## BreakoutControl
module BreakoutControl(clk_50, strt, rst, L, R, tick, color, pix_x, pix_y, ball_x, ball_y, pad_x, bricks, win, lose);
For scale: about 2000 cells after synthesis, about 240 flip-flops, ~17000 um2 of cells after synthesis.
export LEC_CHECK = 0
export CAP_MARGIN = 20
export CORE_MARGIN = 2
export CORE_UTILIZATION = 59
export CTS_CLUSTER_SIZE = 41
export SETUP_SLACK_MARGIN = -0.65
export SLEW_MARGIN = 20
create_clock -name core_clock -period 6.76 [get_ports {clk_50}]
run.sh (not shown) runs the stock make flow with config.mk's settings and CLKGATE_MAP_FILE=.
The baseline ran to the end with no violations.
Next try:
- CORE_UTILIZATION: 59 -> 72
- CTS_CLUSTER_DIAMETER: unset -> 30
- CTS_CLUSTER_SIZE: 41 -> 26
- SETUP_SLACK_MARGIN: -0.65 -> unset
- clock period: 6.76 -> 3.4 ns (I/O delays scaled with it)
Result: The new run finished but failed the layout checks on setup timing. Cell area grows by 11%. Die area is lower by 18%. Critical path depth is lower by 1. First-iteration DRC count increases by 110%. Fmax increases by 21%. Area after synthesis is unchanged. Sequential power grows by 77%. Routed wire length rose by about 30%. Non-clock buffer count rose by 136.
Next try:
- ABC_AREA: unset -> 1
- CORE_ASPECT_RATIO: unset -> 1.42
- CTS_CLUSTER_DIAMETER: 30 -> 366
- CTS_CLUSTER_SIZE: 26 -> 10
- TNS_END_PERCENT: unset -> 5
- clock period: 3.4 -> 2.64 ns (I/O delays scaled with it)
Result: The new run finished but fails on setup timing; via count came out higher by a little under a tenth; design area came out higher by a few percent; worst hold slack improves by 0.29 ns; maximum frequency came out higher by about a fifth; area after synthesis came out higher by a few percent; clock-buffer cell count came out lower by 2; routed wire length came out lower slightly; sequential share of layout area came out lower by 0.91 points.
Next try:
- CORE_ASPECT_RATIO: 1.42 -> unset
- CTS_CLUSTER_DIAMETER: 366 -> 91
- CTS_CLUSTER_SIZE: 10 -> 25
- PLACE_DENSITY_LB_ADDON: unset -> 0.26
- SETUP_SLACK_MARGIN: unset -> 0.83
- clock period: 2.64 -> 3.14 ns (I/O delays scaled with it)
What happened: The new run reached the layout checks and failed them: setup timing. Power shrinks by 25%. Final area shrinks by 5.4%. Cell count shrinks by 3.8%.
Next try:
- HOLD_SLACK_MARGIN: unset -> 0.28
- SETUP_SLACK_MARGIN: 0.83 -> 0.77
- TNS_END_PERCENT: 5 -> unset
- clock period: 3.14 -> 2.64 ns (I/O delays scaled with it)
The new run died in global routing with DPL-0038.
Die size is unchanged.
Synthesized cell count is unchanged.
Synthesized area does not change.


try-ember:
Starting RTL as in the previous note.
==> flow/design.v (excerpt) <==
module BreakoutControl(clk_50, strt, rst, L, R, tick, color, pix_x, pix_y, ball_x, ball_y, pad_x, bricks, win, lose);
input clk_50;
input strt, rst, L, R;
input tick;
output [2:0] color;
output [8:0] pix_x;
output [7:0] pix_y;
output [9:0] ball_x;
output [9:0] ball_y;
output [9:0] pad_x;
output [15:0] bricks;
output win, lose;
parameter 
Start = 4'd0,
Play = 4'd1,
Win = 4'd2,
Lose = 4'd3,
block1x = 10'd1,
block1y = 10'd50,
block2x = 10'd41,
block2y = 10'd50,
block3x = 10'd81,
block3y = 10'd50,
block4x = 10'd121,
block4y = 10'd50,
block5x = 10'd161,
block5y = 10'd50,
block6x = 10'd201,
block6y = 10'd50,
block7x = 10'd241,
block7y = 10'd50,
block8x = 10'd281,
block8y = 10'd50,
block9x = 10'd1,
block9y = 10'd19,
block10x = 10'd41,
block10y = 10'd19,
block11x = 10'd81,
block11y = 10'd19,
block12x = 10'd121,
block12y = 10'd19,
block13x = 10'd161,
block13y = 10'd19,
block14x = 10'd201,
block14y = 10'd19,
block15x = 10'd241,
block15y = 10'd19,
block16x = 10'd281,
block16y = 10'd19;
wire [2:0] color;
reg [3:0] S,NS;
reg W, done, start_state, ph25; 
reg [9:0] x, y;
wire [9:0] ballx, bally, padx, pady;
wire [2:0] PadAng;
wire padcol, topbotcol, LRcol, topbotcol2, LRcol2, topbotcol3, LRcol3, topbotcol4, LRcol4, topbotcol5, LRcol5, topbotcol6, LRcol6, topbotcol7, LRcol7, topbotcol8, LRcol8, topbotcol9, LRcol9, topbotcol10, LRcol10, topbotcol11, LRcol11, topbotcol12, LRcol12, topbotcol13, LRcol13, topbotcol14, LRcol14, topbotcol15, LRcol15, topbotcol16, LRcol16, ceilingcol, walcol, Lo;
wire Hit1, Hit2, Hit3, Hit4, Hit5, Hit6, Hit7, Hit8, Hit9, Hit10, Hit11, Hit12, Hit13, Hit14, Hit15, Hit16;
wire clk60;
assign clk60 = tick;
  ...
export LEC_CHECK = 0
export ABC_AREA = 1
export CAP_MARGIN = 10
export CORE_MARGIN = 2
export CORE_UTILIZATION = 72
export CTS_CLUSTER_DIAMETER = 55
export CTS_CLUSTER_SIZE = 41
export GPL_ROUTABILITY_DRIVEN = 0
export HOLD_SLACK_MARGIN = -0.07
export MAX_ROUTING_LAYER = met5
export PLACE_DENSITY = 0.42
export SETUP_SLACK_MARGIN = -0.12
export SLEW_MARGIN = 20
create_clock -name core_clock -period 2.64 [get_ports {clk_50}]
What the final checks of try-ember revealed, after a flow that finished every stage, was a layout that fails on negative hold slack, negative setup slack.
The following lists how try-maple was set up differently from try-ember:
Settings: PLACE_DENSITY_LB_ADDON newly set to 0.0; CTS_CLUSTER_DIAMETER removed (was 55); GPL_ROUTABILITY_DRIVEN changed from 0 to 1; PLACE_DENSITY removed (was 0.42); HOLD_SLACK_MARGIN removed (was -0.07); SETUP_SLACK_MARGIN removed (was -0.12); ABC_AREA removed (was 1); the clock period (ns, I/O delays scaled along) changed from 2.64 to 2.35.
try-maple did not finish: a tool error stopped it during 4_1_cts.
try-ember finished all stages; however, its layout fails the closing checks, the failures being negative hold slack, negative setup slack.
When try-maple is measured against try-ember, its die span in x turns out 2.9% lower.
Looking at synthesized-area fraction occupied by adder cells, try-maple sits above try-ember.
Going from try-ember to try-maple, core outline area lost about 6.5%; number of flip-flops and latches in the synthesized netlist was more or less identical; standard-cell row count lost 2; pre-placement core utilization went up.
Die area improves in try-maple relative to try-ember.
Largest non-sequential cell family by area: AND-OR/OR-AND gates -> try-maple, simple AND/OR/NAND/NOR gates -> try-ember
For the half-perimeter wire length after placement, try-maple came in 6.4% higher than try-ember did.
Compared try-maple vs try-ember, and proportion of synthesized chip area in sequential cells is up in try-maple.
try-maple vs try-ember on synthesized cell count: try-maple is the lower one.
> inputs changed (try-maple -> try-sierra)
Settings: CAP_MARGIN now 5, was 10; CTS_CLUSTER_DIAMETER now 61, previously not set; PLACE_DENSITY_LB_ADDON now 0.04, was 0.0; CORE_UTILIZATION now 52, was 72; the clock period (ns, I/O delays scaled along) now 2.94, was 2.35.
==> comparison <==
- try-sierra completed end to end; final checks failed (negative setup slack).
- Changes observed in try-sierra relative to try-maple: compound-cell area share of the yosys netlist essentially unchanged; number of placement rows shows an increase of 18%; cell area after synthesis comparable; chip area from the yosys synthesis statistics roughly the same.
- Measured against try-maple, the area of the core of try-sierra comes out at 1.4 times the reference value.
- Summary of try-sierra over try-maple: die area now sits higher, port buffer count comparable, final HPWL from detailed placement fell about 10%, number of cells in the design after placement went down by 24.
For try-xenon, these inputs were changed with respect to try-sierra:
Settings: CTS_CLUSTER_SIZE removed (was 41); PLACE_DENSITY_LB_ADDON removed (was 0.04); CAP_MARGIN changed from 5 to 20; CORE_UTILIZATION changed from 52 to 40; MAX_ROUTING_LAYER removed (was met5); GPL_ROUTABILITY_DRIVEN removed (was 1); CTS_CLUSTER_DIAMETER removed (was 61); the clock period (ns, I/O delays scaled along) changed from 2.94 to 4.75.
Notes after the runs:
When the final numbers for try-xenon and try-sierra were put side by side, the setup slack of the critical path after layout turned out to be greater in try-xenon.
Compare try-xenon and try-sierra | combinational cell fraction of total power lower: try-xenon
Number of placed cells counting well taps came out lower on try-xenon than on try-sierra.
Summary of the comparison: hold slack is higher in try-xenon, relative to try-sierra.
try-xenon reached the end of the flow, and the finished layout is clean on the timing, design-rule and antenna checks.
try-xenon against try-sierra: clock tree cell share of total cell area picked up an extra 1.3 points, clock buffer count picked up an extra 38%, worst reg-to-reg setup slack picked up an extra 0.75 ns.
diff inputs: try-xenon => try-onyx
Settings: TNS_END_PERCENT now 5, previously not set; SLEW_MARGIN now 25, was 20; CAP_MARGIN now 30, was 20; ABC_AREA now 1, previously not set; the clock period (ns, I/O delays scaled along) now 6.76, was 4.75.
### Flow results
try-onyx: full flow OK, the timing, design-rule and antenna checks passed
try-onyx vs try-xenon: synthesized cell count up by more than a quarter
try-onyx — area added between synthesis and finish 1.3 points lower, try-xenon as reference
Total design power delta for try-onyx relative to try-xenon: 31% lower
Changes observed in try-onyx relative to try-xenon: post-synthesis share of cell area spent on and-or and or-and gates down 7.4 points, average routed wire per standard cell down 11%, number of placed instances with taps included up 547, routed wire length up 4300 um.
Going from try-xenon to try-onyx, design area grew by a few percent.
try-onyx: final hold slack 0.028 ns below try-xenon
Relative to try-onyx, the following input files were edited for try-violet:
Settings: swapping 30 for 20 in CAP_MARGIN; clearing ABC_AREA, which used to be 1; clearing TNS_END_PERCENT, which used to be 5; swapping 25 for 20 in SLEW_MARGIN; swapping 40 for 59 in CORE_UTILIZATION; swapping 6.76 for 5.02 in the clock period (ns, I/O delays scaled along).
==> comparison <==
try-violet completed every stage of the flow, and the final layout passed the timing, design-rule and antenna checks. Delta (try-violet minus try-onyx): area of the chip fell 17000 um2, multi-input logic portion of the cell area rose 2.5 points. Against try-onyx as the reference, try-violet delivers a lower area growth from synthesis to layout. Initial antenna violation count came out exactly the same in try-onyx and try-violet. Compared to try-onyx, try-violet has arrival time at the worst endpoint 2.75 ns higher. Between try-onyx and try-violet, total number of vias is lower for try-violet, try-onyx comes in above that. Lower transition time of the tightest slew-check pin goes to try-onyx over try-violet. Going from try-onyx to try-violet, the met2 track utilization from global routing was found to have gone up by 15 points.


job 9922:
Starting RTL as in the previous note.
Settings: LEC_CHECK=0, ABC_AREA=1, CAP_MARGIN=25, CORE_ASPECT_RATIO=0.5, CORE_MARGIN=4, CORE_UTILIZATION=32, CTS_CLUSTER_DIAMETER=50, CTS_CLUSTER_SIZE=45, GPL_ROUTABILITY_DRIVEN=0, GPL_TIMING_DRIVEN=0, SETUP_SLACK_MARGIN=1.56, SLEW_MARGIN=20, TNS_END_PERCENT=40; clock period 7.34 ns.
The inputs of job 8387 differ from those of job 9922 as listed below.
diff --git a/flow/config.mk b/flow/config.mk
--- a/flow/config.mk
+++ b/flow/config.mk
@@ -6,5 +6,5 @@
 export NUM_CORES = 4
 export LEC_CHECK = 0
-export ABC_AREA = 1
+export ABC_AREA = 0
 export CAP_MARGIN = 25
 export CORE_ASPECT_RATIO = 0.5
@@ -17,3 +17,3 @@
 export SETUP_SLACK_MARGIN = 1.56
 export SLEW_MARGIN = 20
-export TNS_END_PERCENT = 40
+export TNS_END_PERCENT = 45
- From job 9922 to job 8387 the numbers moved as follows: total power shrank by 1.4%, total clock network power down about 8%, final worst-path cycle share increased 22 points, area of the synthesized netlist per yosys stat fell by about 6%.
- Diff job 9922 and job 8387: total number of tap cells higher in job 9922
- Taking job 9922 as the reference, in job 8387 combinational cell power held steady, power share of the sequential group grew by 0.5 points, shortest period the worst path allows grew by 1.65 ns, sequential-to-total area share from yosys stat grew by 2.0 points.
- Job 8387 ends up with a routed wire length that is about 2.7% lower than in job 9922.
- Run comparison: job 8387 capturing element of the worst setup path dis.S[3]; job 9922 capturing element of the worst setup path pad.padx[4]
Input-level comparison between job 2370 and job 8387:
==> flow/config.mk <==
export PLATFORM = sky130hd
export DESIGN_NAME = BreakoutControl
export DESIGN_NICKNAME = BreakoutControl
export VERILOG_FILES = /design/flow/design.v
export SDC_FILE = /design/flow/constraint.sdc
export NUM_CORES = 4
export LEC_CHECK = 0
export CAP_MARGIN = 20
export CORE_MARGIN = 2
export CORE_UTILIZATION = 70
export CTS_CLUSTER_SIZE = 25
export SLEW_MARGIN = 20
==> flow/constraint.sdc <==
create_clock -name core_clock -period 3.81 [get_ports {clk_50}]
set_input_delay 0.7620 -clock core_clock [delete_from_list [all_inputs] [get_ports {clk_50}]]
set_output_delay 0.7620 -clock core_clock [all_outputs]
set_load 0.01 [all_outputs]
Looking at layout-stage area growth over the synthesis result, job 2370 sits 1.5 points below job 8387. | detailed-placement wirelength estimate | lower: job 2370 |. Job 2370 vs. job 8387: count of nets after finishing went down, fmax went up, core utilization before placement went up, worst setup slack went down. [compare] base=job 8387 new=job 2370: total non-filler cell area in the finished layout lower; placement-stage cell area lower. Max core utilization across job 2370 and job 8387: job 2370. Summary: full die area, job 2370 better than job 8387. Looking only at critical path depth, and setting everything else aside, the lower value of job 2370 and job 8387 goes to job 2370.
For job 2940, these inputs were changed with respect to job 2370:
diff --git a/flow/config.mk b/flow/config.mk
--- a/flow/config.mk
+++ b/flow/config.mk
@@ -6,7 +6,11 @@
 export NUM_CORES = 4
 export LEC_CHECK = 0
+export ABC_AREA = 1
 export CAP_MARGIN = 20
 export CORE_MARGIN = 2
-export CORE_UTILIZATION = 70
+export CORE_UTILIZATION = 72
+export CTS_CLUSTER_DIAMETER = 26
 export CTS_CLUSTER_SIZE = 25
+export PLACE_DENSITY_LB_ADDON = 0.26
+export SETUP_SLACK_MARGIN = 0.81
 export SLEW_MARGIN = 20
==> flow/constraint.sdc <==
create_clock -name core_clock -period 2.75 [get_ports {clk_50}]
set_input_delay 0.5500 -clock core_clock [delete_from_list [all_inputs] [get_ports {clk_50}]]
set_output_delay 0.5500 -clock core_clock [all_outputs]
set_load 0.01 [all_outputs]
==> results <==
Of job 2370 and job 2940, only job 2940 never reached the final stage.
Height of the die went up slightly going from job 2370 to job 2940.
What job 2940 reported for area of the mapped netlist has to be multiplied by 0.942 to get the figure for job 2370.
Changes observed in job 2940 relative to job 2370: placement row count has increased; synthesized cell count now larger; total die size now sits higher.
Mean cell area of the mapped netlist: job 2940 lower than job 2370
The yosys-reported design area after synthesis of job 2940 exceeds that of job 2370 by 0.0011 mm².
Compared job 2940 vs job 2370, and number of cells in the design after placement is up in job 2940.
STATUS worst setup slack before clock tree synthesis: job 2940 loses against job 2370
Total cells reported by yosys after synthesis on job 2940 is up relative to job 2370.
Modified inputs, job 441 compared to job 2940
diff --git a/flow/config.mk b/flow/config.mk
--- a/flow/config.mk
+++ b/flow/config.mk
@@ -9,8 +9,5 @@
 export CAP_MARGIN = 20
 export CORE_MARGIN = 2
-export CORE_UTILIZATION = 72
-export CTS_CLUSTER_DIAMETER = 26
-export CTS_CLUSTER_SIZE = 25
-export PLACE_DENSITY_LB_ADDON = 0.26
-export SETUP_SLACK_MARGIN = 0.81
+export CORE_UTILIZATION = 40
 export SLEW_MARGIN = 20
+export TNS_END_PERCENT = 30
==> flow/constraint.sdc <==
create_clock -name core_clock -period 4.69 [get_ports {clk_50}]
set_input_delay 0.9380 -clock core_clock [delete_from_list [all_inputs] [get_ports {clk_50}]]
set_output_delay 0.9380 -clock core_clock [all_outputs]
set_load 0.01 [all_outputs]
==> results <==
No stage failed in job 441, and the final checks on the layout all came back clean. Reported for job 2940 and job 441, netlist area before placement turned out identical to the last digit. [job 441] height of the die rose 55 µm relative to job 2940. Comparing job 2940 and job 441, the higher global placement routability congestion is on job 2940. [compare] base=job 2940 new=job 441: die width went up 55 µm, synthesized cell count held, core box area went up 0.020 mm². Lower cell row count was reported by job 2940, not job 441. Compared with job 2940, in job 441 worst slack at placement grew by 1.39 ns; basic-gate share of the synthesized area counting and, or, nand and nor cells essentially unchanged; HPWL after detailed placement now sits higher. Job 441 has die area above what job 2940 had.
Setup changes, job 441 to job 5870
diff --git a/flow/config.mk b/flow/config.mk
--- a/flow/config.mk
+++ b/flow/config.mk
@@ -6,8 +6,6 @@
 export NUM_CORES = 4
 export LEC_CHECK = 0
-export ABC_AREA = 1
 export CAP_MARGIN = 20
 export CORE_MARGIN = 2
-export CORE_UTILIZATION = 40
+export CORE_UTILIZATION = 54
 export SLEW_MARGIN = 20
-export TNS_END_PERCENT = 30
==> flow/constraint.sdc <==
create_clock -name core_clock -period 4.75 [get_ports {clk_50}]
set_input_delay 0.9500 -clock core_clock [delete_from_list [all_inputs] [get_ports {clk_50}]]
set_output_delay 0.9500 -clock core_clock [all_outputs]
set_load 0.01 [all_outputs]
## What came out
Sort job 441 and job 5870 by final cell count without fillers desc -> top: job 441
Fraction of the cycle the final worst path needs: job 5870 higher than job 441
Compared with job 441, the router placed fewer vias in job 5870.
Job 5870 vs job 441: HPWL reported at the end of detailed placement down by more than 10%
Run comparison: job 441 timing startpoint of the critical path ball.ballx[1]; job 5870 timing startpoint of the critical path ball.bally[1]
Measured against job 5870, the number of cells produced by synthesis of job 441 comes out at 1.3 times the reference value.
The die of job 5870 is smaller than the one used in job 441.
No activity file was given, so power comes from the tool's default toggle rates.
